==> flow/design.v (excerpt) <==
module top(
		input wire [31:0] opa,
		input wire [31:0] opb,
		input wire start,
		input wire rst,
		input wire clk,
		output reg done,
		output reg [31:0] result
);
Size: ~110 flip-flops, about 100 I/O pins, about 13000 sq um of cells after synthesis.
Settings: LEC_CHECK=0, CAP_MARGIN=20, CORE_ASPECT_RATIO=0.5, CORE_MARGIN=2, CORE_UTILIZATION=62, CTS_CLUSTER_DIAMETER=322, CTS_CLUSTER_SIZE=91, HOLD_SLACK_MARGIN=-0.08, MAX_ROUTING_LAYER=met4, PLACE_DENSITY_LB_ADDON=0.3, SETUP_SLACK_MARGIN=-0.5, SLEW_MARGIN=20, TNS_END_PERCENT=10; clock period 7.0 ns.
run.sh (not shown) runs the stock make flow with config.mk's settings and CLKGATE_MAP_FILE=.
The first run produced a clean layout.
Rerun with:
Settings changed: CORE_ASPECT_RATIO 0.5 to not set, CORE_UTILIZATION 62 to 42, MAX_ROUTING_LAYER met4 to not set, PLACE_DENSITY set to 0.38, PLACE_DENSITY_LB_ADDON 0.3 to not set, SETUP_SLACK_MARGIN -0.5 to not set.
Effect:
- critical path depth increases by 1
- sequential share of layout area goes down by 0.22 points
- clock skew rose by 0.0041 ns
- worst hold slack is about the same
Rerun with:
Settings changed: CORE_UTILIZATION 42 to 58, CTS_CLUSTER_DIAMETER 322 to not set, CTS_CLUSTER_SIZE 91 to not set, HOLD_SLACK_MARGIN -0.08 to not set, PLACE_DENSITY 0.38 to not set, TNS_END_PERCENT 10 to not set.
Clock period 7.0 ns to 6.26 ns, I/O delays scaled along.
Area after synthesis does not change.
Routed wire length fell by about 4%.
Setup slack loses 0.25 ns.
Rerun with:
Settings changed: ABC_AREA set to 1, CORE_UTILIZATION 58 to 72, CTS_CLUSTER_DIAMETER set to 154, CTS_CLUSTER_SIZE set to 10, PLACE_DENSITY set to 0.42, SETUP_SLACK_MARGIN set to 0.35.
Clock period 6.26 ns to 2.78 ns, I/O delays scaled along.
After rerunning:
- With this change the flow died in clock tree synthesis (4_1_cts)
- synthesized cell count came out higher by 40%
- die area came out lower by 15%
- synthesized area came out higher by 4.7%

---

## run 1
Starting RTL as in the previous note.
// top
module top(
		input wire [31:0] opa,
		input wire [31:0] opb,
		input wire start,
		input wire rst,
		input wire clk,
		output reg done,
		output reg [31:0] result
);
make LEC_CHECK=0 ABC_AREA=0 CAP_MARGIN=15 CORE_ASPECT_RATIO=0.5 CORE_MARGIN=4 CORE_UTILIZATION=42 CTS_CLUSTER_DIAMETER=337 CTS_CLUSTER_SIZE=94 GPL_ROUTABILITY_DRIVEN=0 MIN_ROUTING_LAYER=met1 SETUP_SLACK_MARGIN=-0.73 SLEW_MARGIN=20 TNS_END_PERCENT=5 finish   # period 7.41 ns
diff inputs: run 1 => run 2
Settings: SETUP_SLACK_MARGIN no longer set, was -0.73; TNS_END_PERCENT now 35, was 5; CORE_UTILIZATION now 50, was 42.
==> results <==
On floorplan die height, the lower figure sits with run 2, not run 1.
From run 1 to run 2 the numbers moved as follows: number of non-filler instances in the completed layout decreased 83; headroom to the max-slew limit decreased 1.4 points.
[run 2 vs run 1] violation tally from detailed-route iteration zero: lower in run 2
In the tables for run 2 and run 1, total of plain and repair buffers excluding clock buffers reads lower with run 2.
Worst setup margin, run 2 and run 1: smaller value in run 2
For the reg-to-reg setup timing slack, run 2 came in 0.19 ns lower than run 1 did.
On met2 wire length: between run 2 and run 1, it ends up higher for run 1.
Run 2: post-placement cell area is 0.87% lower than what run 1 reported.
Run 1 -> run 2: total standard cell area after synthesis delta 0, exact match
diff inputs: run 2 => run 3
Settings: ABC_AREA now 1, was 0; SETUP_SLACK_MARGIN now -0.35, previously not set; CORE_UTILIZATION now 58, was 50; CTS_CLUSTER_DIAMETER no longer set, was 337; CORE_ASPECT_RATIO now 0.86, was 0.5; CORE_MARGIN now 2, was 4; PLACE_DENSITY_LB_ADDON now 0.1, previously not set; the clock period (ns, I/O delays scaled along) now 3.48, was 7.41.
## What came out
Complete run, failing final checks: run 3, reason negative setup slack.
From run 2 to run 3 the numbers moved as follows: compound-gate portion of the synthesized area saw a decrease, final critical delay including setup and external delays decreased by 2.58 ns relative to the old numbers, sum of negative setup slack lost 16.93 ns, transition time of the tightest slew-check pin lost 0.11 ns, critical path depth rose 3.
Run 3 — HPWL reported at the end of detailed placement 5.6 mm higher, run 2 as reference
Run 3 — routing usage on met3 2.4 points higher, run 2 as reference
Of run 3 and run 2, run 3 shows the higher number of ordinary and repair buffers in the finished layout, with run 2 below it.
Of run 3 and run 2, run 3 shows the higher area figure in the yosys stat output, with run 2 below it.
## Diff of input files: run 4 against run 3
Settings: clearing CTS_CLUSTER_SIZE, which used to be 94; clearing CORE_ASPECT_RATIO, which used to be 0.86; swapping 58 for 64 in CORE_UTILIZATION; clearing TNS_END_PERCENT, which used to be 35; clearing PLACE_DENSITY_LB_ADDON, which used to be 0.1; clearing MIN_ROUTING_LAYER, which used to be met1; clearing GPL_ROUTABILITY_DRIVEN, which used to be 0; clearing SETUP_SLACK_MARGIN, which used to be -0.35; clearing ABC_AREA, which used to be 1; swapping 15 for 20 in CAP_MARGIN; swapping 3.48 for 4.67 in the clock period (ns, I/O delays scaled along).
Findings:
- Run 4 finished all stages; however, its layout fails the closing checks, the failures being negative setup slack.
- Going from run 3 to run 4, critical path buffer and inverter count went down by 3.

---

top again, from the RTL that the note above started with.
clock: 7.8 ns
lec_check: 0
abc_area: 1
cap_margin: 40
cell_pad_in_sites_global_placement: 3
core_aspect_ratio: 1.63
core_margin: 2
core_utilization: 40
cts_cluster_size: 57
gpl_routability_driven: 0
gpl_timing_driven: 0
hold_slack_margin: 0.27
min_routing_layer: met1
slew_margin: 25
tns_end_percent: 55
The starting point aborted during 3_1_place_gp_skip_io, error GPL-0301.
Then changed:
Settings changed: CAP_MARGIN 40 to 15, CELL_PAD_IN_SITES_GLOBAL_PLACEMENT 3 to default, CORE_ASPECT_RATIO 1.63 to 1.76, CORE_UTILIZATION 40 to 72, CTS_CLUSTER_DIAMETER from default to 238, CTS_CLUSTER_SIZE 57 to 89, GPL_TIMING_DRIVEN 0 to default, HOLD_SLACK_MARGIN 0.27 to default, PLACE_DENSITY from default to 0.4, SETUP_SLACK_MARGIN from default to -0.23, SLEW_MARGIN 25 to 20, TNS_END_PERCENT 55 to 35.
Clock period 7.8 ns to 6.92 ns, I/O delays scaled along.
=> The changed run failed in 5_1_grt (GRT-0116). Die area falls by well over a third. Synthesized cell count is unchanged. Synthesized area is unchanged.
Then changed:
Settings changed: ABC_AREA 1 to 0, CORE_MARGIN 2 to 4, CORE_UTILIZATION 72 to 50, CTS_CLUSTER_DIAMETER 238 to default, CTS_CLUSTER_SIZE 89 to 94, PLACE_DENSITY 0.4 to default, SETUP_SLACK_MARGIN -0.23 to 0.96.
Clock period 6.92 ns to 7.41 ns, I/O delays scaled along.
After rerunning:
- The new run went through all stages and came out clean
- synthesized cell count goes down by about 30%
- die size rose by 43%
- area after synthesis falls by about 4.5%
Then changed:
Settings changed: CORE_MARGIN 4 to 2, CORE_UTILIZATION 50 to 58.
Clock period 7.41 ns to 5.13 ns, I/O delays scaled along.
Outcome: This time the run finished with setup timing left; worst setup slack loses 1400 ps; design area grows by 15%; via count is higher by 12%; wire length grows by 9.7%; synthesized cell count does not change; sequential cell count stays the same; non-clock buffer count goes up by 162; die area came out lower by 18%; global-route usage goes up by 11 points; clock skew stays flat.

---

== lagoon ==
The RTL this note starts from:
==> flow/design.v <==
module length (
	input wire [31:0] op,
	output wire [5:0] op_length
);
assign op_length = (op[31:16] == 16'd0)? 
						(
							(op[15:8] == 8'd0)?
								(
									(op[7:4] == 4'd0)?
									(
										(op[3:2] == 2'd0)?
											(
												(op[1] == 1'd0)?op[0]:6'd2
											)
											:
											(
												(op[3] == 1'd0)?6'd3:6'd4
											)
									)
									:
									(
										(op[7:6] == 2'd0)?
											(
												(op[5] == 1'd0)?6'd5:6'd6
											)
											:
											(
												(op[7] == 1'd0)?6'd7:6'd8
											)
									)
								)
								:
								(
									(op[15:12] == 4'd0)?
									(
										(op[11:10] == 2'd0)?
											(
												(op[9] == 1'd0)?6'd9:6'd10
											)
											:
											(
												(op[11] == 1'd0)?6'd11:6'd12
											)
									)
									:
									(
										(op[15:14] == 2'd0)?
											(
												(op[13] == 1'd0)?6'd13:6'd14
											)
											:
											(
												(op[15] == 1'd0)?6'd15:6'd16
											)
									)
								) 
						)
						: 
						(
								(op[31:24] == 8'd0)?
								(
									(op[23:20] == 4'd0)?
									(
										(op[19:18] == 2'd0)?
											(
												(op[17] == 1'd0)?6'd17:6'd18
											)
											:
											(
												(op[19] == 1'd0)?6'd19:6'd20
											)
									)
									:
									(
										(op[23:22] == 2'd0)?
											(
												(op[21] == 1'd0)?6'd21:6'd22
											)
											:
											(
												(op[23] == 1'd0)?6'd23:6'd24
											)
									)
								)
								:
								(
									(op[31:28] == 4'd0)?
									(
										(op[27:26] == 2'd0)?
											(
												(op[25] == 1'd0)?6'd25:6'd26
											)
											:
											(
												(op[27] == 1'd0)?6'd27:6'd28
											)
									)
									:
									(
										(op[31:30] == 2'd0)?
											(
												(op[29] == 1'd0)?6'd29:6'd30
											)
											:
											(
												(op[31] == 1'd0)?6'd31:6'd32
											)
									)
								) 
						) ;
endmodule
module top(
		input wire [31:0] opa,
		input wire [31:0] opb,
		input wire start,
		input wire rst,
		input wire clk,
		output reg done,
		output reg [31:0] result
);
reg [2:0] current_state;
reg [2:0] next_state;
reg [31:0] regopa;
reg [31:0] regopb;
reg [5:0] length_diff_reg;
wire [5:0] length_opa;
wire [5:0] length_opb;
wire [5:0] length_diff;
wire [31:0] length_in_opa;
wire [31:0] length_in_opb;
parameter IDLE = 3'd0;
parameter INPUT = 3'd1;
parameter ADJUDICATE = 3'd2;
parameter CAMP_SWITCH = 3'd3;
parameter ALIGN = 3'd4;
parameter ABSOLUTE = 3'd5;
parameter OUTPUT = 3'd6;
parameter ZEROS = 32'd0;
parameter ZEROS_C = 7'b0; 
always @(posedge clk or negedge rst) begin : proc_current_state
	if(~rst) begin
		current_state <= IDLE;
	end else begin
		current_state <= next_state ;
	end
end
always @ * begin : proc_next_state
	case (current_state)
		IDLE:begin 
			if(start == 1) 
				next_state <= INPUT;
			else 
				next_state <= IDLE;			
		end
		INPUT:next_state <= ADJUDICATE;
		ADJUDICATE:begin 
			if(regopa == regopb || regopa == 0 || regopb == 0) begin
				next_state <= OUTPUT;
			end
			else begin 
				next_state <= CAMP_SWITCH;
			end
		end
		CAMP_SWITCH:next_state <= ALIGN;
		ALIGN:next_state <= ABSOLUTE;
		ABSOLUTE:next_state <= ADJUDICATE;
		OUTPUT:begin 
			if(start == 1) 
				next_state <= INPUT;
			else 
				next_state <= IDLE;
		end
		default : next_state <= IDLE;
	endcase
end
always @(posedge clk or negedge rst) begin : proc_regopa
	if(~rst) begin
		regopa <= ZEROS;
	end else begin
		case (next_state)
			IDLE:regopa <= ZEROS;
			INPUT:regopa <= opa;
			ADJUDICATE:regopa <= regopa;
			CAMP_SWITCH:begin 
				if(regopa < regopb) begin
					regopa <= regopb;
				end
				else begin 
					regopa <= regopa;
				end
			end
			ALIGN:regopa <= regopa;
			ABSOLUTE:begin 
				if (regopa >= regopb ) begin 
					regopa <= regopa - regopb;
				end
				else begin 
					regopa <= regopb - regopa;
				end
			end		
			default :regopa <= regopa;
		endcase		
	end
end
always @(posedge clk or negedge rst) begin : proc_regopb
	if(~rst) begin
		regopb <= ZEROS;
	end else begin
		case (next_state)
			IDLE:regopb <= ZEROS;
			INPUT:regopb <= opb;
			ADJUDICATE:regopb <= regopb;
			CAMP_SWITCH:begin 
				if(regopa < regopb) begin
					regopb <= regopa <<< length_diff;
				end
				else begin 
					regopb <= regopb <<< length_diff;
				end
			end
			ALIGN:regopb <= regopb ;
			ABSOLUTE:regopb <= regopb >>> length_diff_reg;
			default:regopb <= regopb;
		endcase		
	end
end
assign length_in_opa = regopa;
assign length_in_opb = regopb;
length cal_opa_length(.op(length_in_opa), .op_length(length_opa));
length cal_opp_length(.op(length_in_opb), .op_length(length_opb));
assign length_diff = (length_opa >= length_opb)? (length_opa - length_opb):(length_opb - length_opa);
always @(posedge clk or negedge rst) begin : proc_length_diff_reg
	if(~rst) begin
		length_diff_reg <= 0;
	end else begin
		case (next_state)
			CAMP_SWITCH:begin 
				length_diff_reg <= length_diff;
			end
			default : length_diff_reg <= length_diff_reg;
		endcase
	end
end
always @(posedge clk or negedge rst) begin : proc_result
	if(~rst) begin
		result <= ZEROS;
	end else begin
		case (next_state)
			OUTPUT:begin 
				if(regopa == regopb) begin 
					result <= regopa ;
				end
				else if (regopa == 0 ) begin
					result <=  regopb ;
				end
				else begin 
					result <= regopa ;
				end
			end
			default : begin 
				result <= result;
			end
		endcase
	end
end
always @(posedge clk or negedge rst) begin : proc_done
	if(~rst) begin
		done <= 1'b0;
	end else begin
		case (next_state)
			OUTPUT: begin 
				done <= 1'b1;
			end
			default : done <= 1'b0;
		endcase
	end
end
endmodule  
make LEC_CHECK=0 CAP_MARGIN=20 CORE_MARGIN=2 CORE_UTILIZATION=66 CTS_CLUSTER_DIAMETER=322 CTS_CLUSTER_SIZE=91 HOLD_SLACK_MARGIN=-0.08 MAX_ROUTING_LAYER=met4 PLACE_DENSITY=0.38 SLEW_MARGIN=20 TNS_END_PERCENT=10 finish   # period 7.0 ns
Relative to lagoon, the following input files were edited for juniper:
# lagoon
export LEC_CHECK = 0
export CAP_MARGIN = 20
export CORE_MARGIN = 2
export CORE_UTILIZATION = 66
export CTS_CLUSTER_DIAMETER = 322
export CTS_CLUSTER_SIZE = 91
export HOLD_SLACK_MARGIN = -0.08
export MAX_ROUTING_LAYER = met4
export PLACE_DENSITY = 0.38
export SLEW_MARGIN = 20
export TNS_END_PERCENT = 10
create_clock -name core_clock -period 7.0 [get_ports {clk}]
# juniper
export LEC_CHECK = 0
export ABC_AREA = 1
export CAP_MARGIN = 10
export CELL_PAD_IN_SITES_DETAIL_PLACEMENT = 2
export CELL_PAD_IN_SITES_GLOBAL_PLACEMENT = 1
export CORE_ASPECT_RATIO = 1.14
export CORE_MARGIN = 2
export CORE_UTILIZATION = 67
export CTS_CLUSTER_SIZE = 91
export PLACE_DENSITY = 0.47
export SLEW_MARGIN = 0
create_clock -name core_clock -period 7.0 [get_ports {clk}]
[summary]
In the reports for juniper and lagoon, the larger row count belongs to juniper. juniper did not run to completion, as it errored out during global placement without I/O (3_1_place_gp_skip_io). Per the comparison of juniper with lagoon, complex-gate fraction of the synthesized area moved down; full die area saw an increase; number of instances in the synthesized netlist has increased; initial core utilization now sits higher. On total cell area reported by yosys after synthesis, the higher figure sits with juniper, not lagoon. lagoon has lower xor and xnor area share after synthesis than juniper. Synthesized area, juniper vs lagoon: up by a few percent. Compared with lagoon, in juniper vertical die dimension went up; share of synthesized area occupied by flip-flops and latches fell by 0.93 points.
## Diff of input files: violet against juniper
# juniper
export LEC_CHECK = 0
export ABC_AREA = 1
export CAP_MARGIN = 10
export CELL_PAD_IN_SITES_DETAIL_PLACEMENT = 2
export CELL_PAD_IN_SITES_GLOBAL_PLACEMENT = 1
export CORE_ASPECT_RATIO = 1.14
export CORE_MARGIN = 2
export CORE_UTILIZATION = 67
export CTS_CLUSTER_SIZE = 91
export PLACE_DENSITY = 0.47
export SLEW_MARGIN = 0
create_clock -name core_clock -period 7.0 [get_ports {clk}]
# violet
export LEC_CHECK = 0
export CAP_MARGIN = 20
export CORE_ASPECT_RATIO = 0.5
export CORE_MARGIN = 2
export CORE_UTILIZATION = 66
export CTS_CLUSTER_DIAMETER = 322
export CTS_CLUSTER_SIZE = 91
export HOLD_SLACK_MARGIN = -0.08
export MAX_ROUTING_LAYER = met4
export PLACE_DENSITY = 0.38
export SETUP_SLACK_MARGIN = -0.5
export SLEW_MARGIN = 20
export TNS_END_PERCENT = 10
create_clock -name core_clock -period 7.0 [get_ports {clk}]
Notes after the runs:
violet ended with every stage complete and zero timing, DRC or antenna violations. Taking juniper as the reference, in violet floorplan-stage core utilization now sits lower; vertical die size lower; number of different library cells in the post-synthesis netlist has increased. Re count of instantiated cells in the yosys netlist: violet is 659 down on juniper. AND-OR/OR-AND gates as the dominant combinational cell family by area after synthesis was reported by violet, and simple AND/OR/NAND/NOR gates by juniper. violet vs juniper, share of synthesized cell area in and-or and or-and compound cells went up by 7.2 points. violet against juniper: netlist area before placement now smaller; gate count of the mapped netlist saw a decrease. The run showing the smaller number of nets at floorplan is violet. Compared with juniper, in violet xor and xnor area share after synthesis went down by 0.42 points, post-synth area from yosys stat now sits lower. On violet: placeable core region is about 4% lower than what juniper gave.
Edits applied to the flow inputs when going from violet to indigo:
# violet
export LEC_CHECK = 0
export CAP_MARGIN = 20
export CORE_ASPECT_RATIO = 0.5
export CORE_MARGIN = 2
export CORE_UTILIZATION = 66
export CTS_CLUSTER_DIAMETER = 322
export CTS_CLUSTER_SIZE = 91
export HOLD_SLACK_MARGIN = -0.08
export MAX_ROUTING_LAYER = met4
export PLACE_DENSITY = 0.38
export SETUP_SLACK_MARGIN = -0.5
export SLEW_MARGIN = 20
export TNS_END_PERCENT = 10
create_clock -name core_clock -period 7.0 [get_ports {clk}]
# indigo
export LEC_CHECK = 0
export CAP_MARGIN = 20
export CELL_PAD_IN_SITES_GLOBAL_PLACEMENT = 1
export CORE_MARGIN = 2
export CORE_UTILIZATION = 40
export SLEW_MARGIN = 20
export TNS_END_PERCENT = 95
create_clock -name core_clock -period 7.0 [get_ports {clk}]
Notes after the runs:
- Cmp indigo vs violet: worst-margin pin slew lower in indigo
- violet -> indigo: number of logic gates flat
> inputs changed (indigo -> ember)
# indigo
export LEC_CHECK = 0
export CAP_MARGIN = 20
export CELL_PAD_IN_SITES_GLOBAL_PLACEMENT = 1
export CORE_MARGIN = 2
export CORE_UTILIZATION = 40
export SLEW_MARGIN = 20
export TNS_END_PERCENT = 95
create_clock -name core_clock -period 7.0 [get_ports {clk}]
# ember
export LEC_CHECK = 0
export ABC_AREA = 1
export CAP_MARGIN = 15
export CORE_MARGIN = 2
export CORE_UTILIZATION = 40
export SLEW_MARGIN = 15
create_clock -name core_clock -period 7.0 [get_ports {clk}]
When the final numbers for indigo and ember were put side by side, the delay of the slowest critical-path stage turned out to be smaller in ember.
Diff indigo -> ember: synthesized-area fraction occupied by ao, oa, aoi and oai cells now sits lower; async set or reset register ratio after synthesis comparable; total via count after detailed routing +about 16%; final hold slack went down.
From indigo to ember the numbers moved as follows: final number of hold-violating endpoints about even, overall die area moved up.
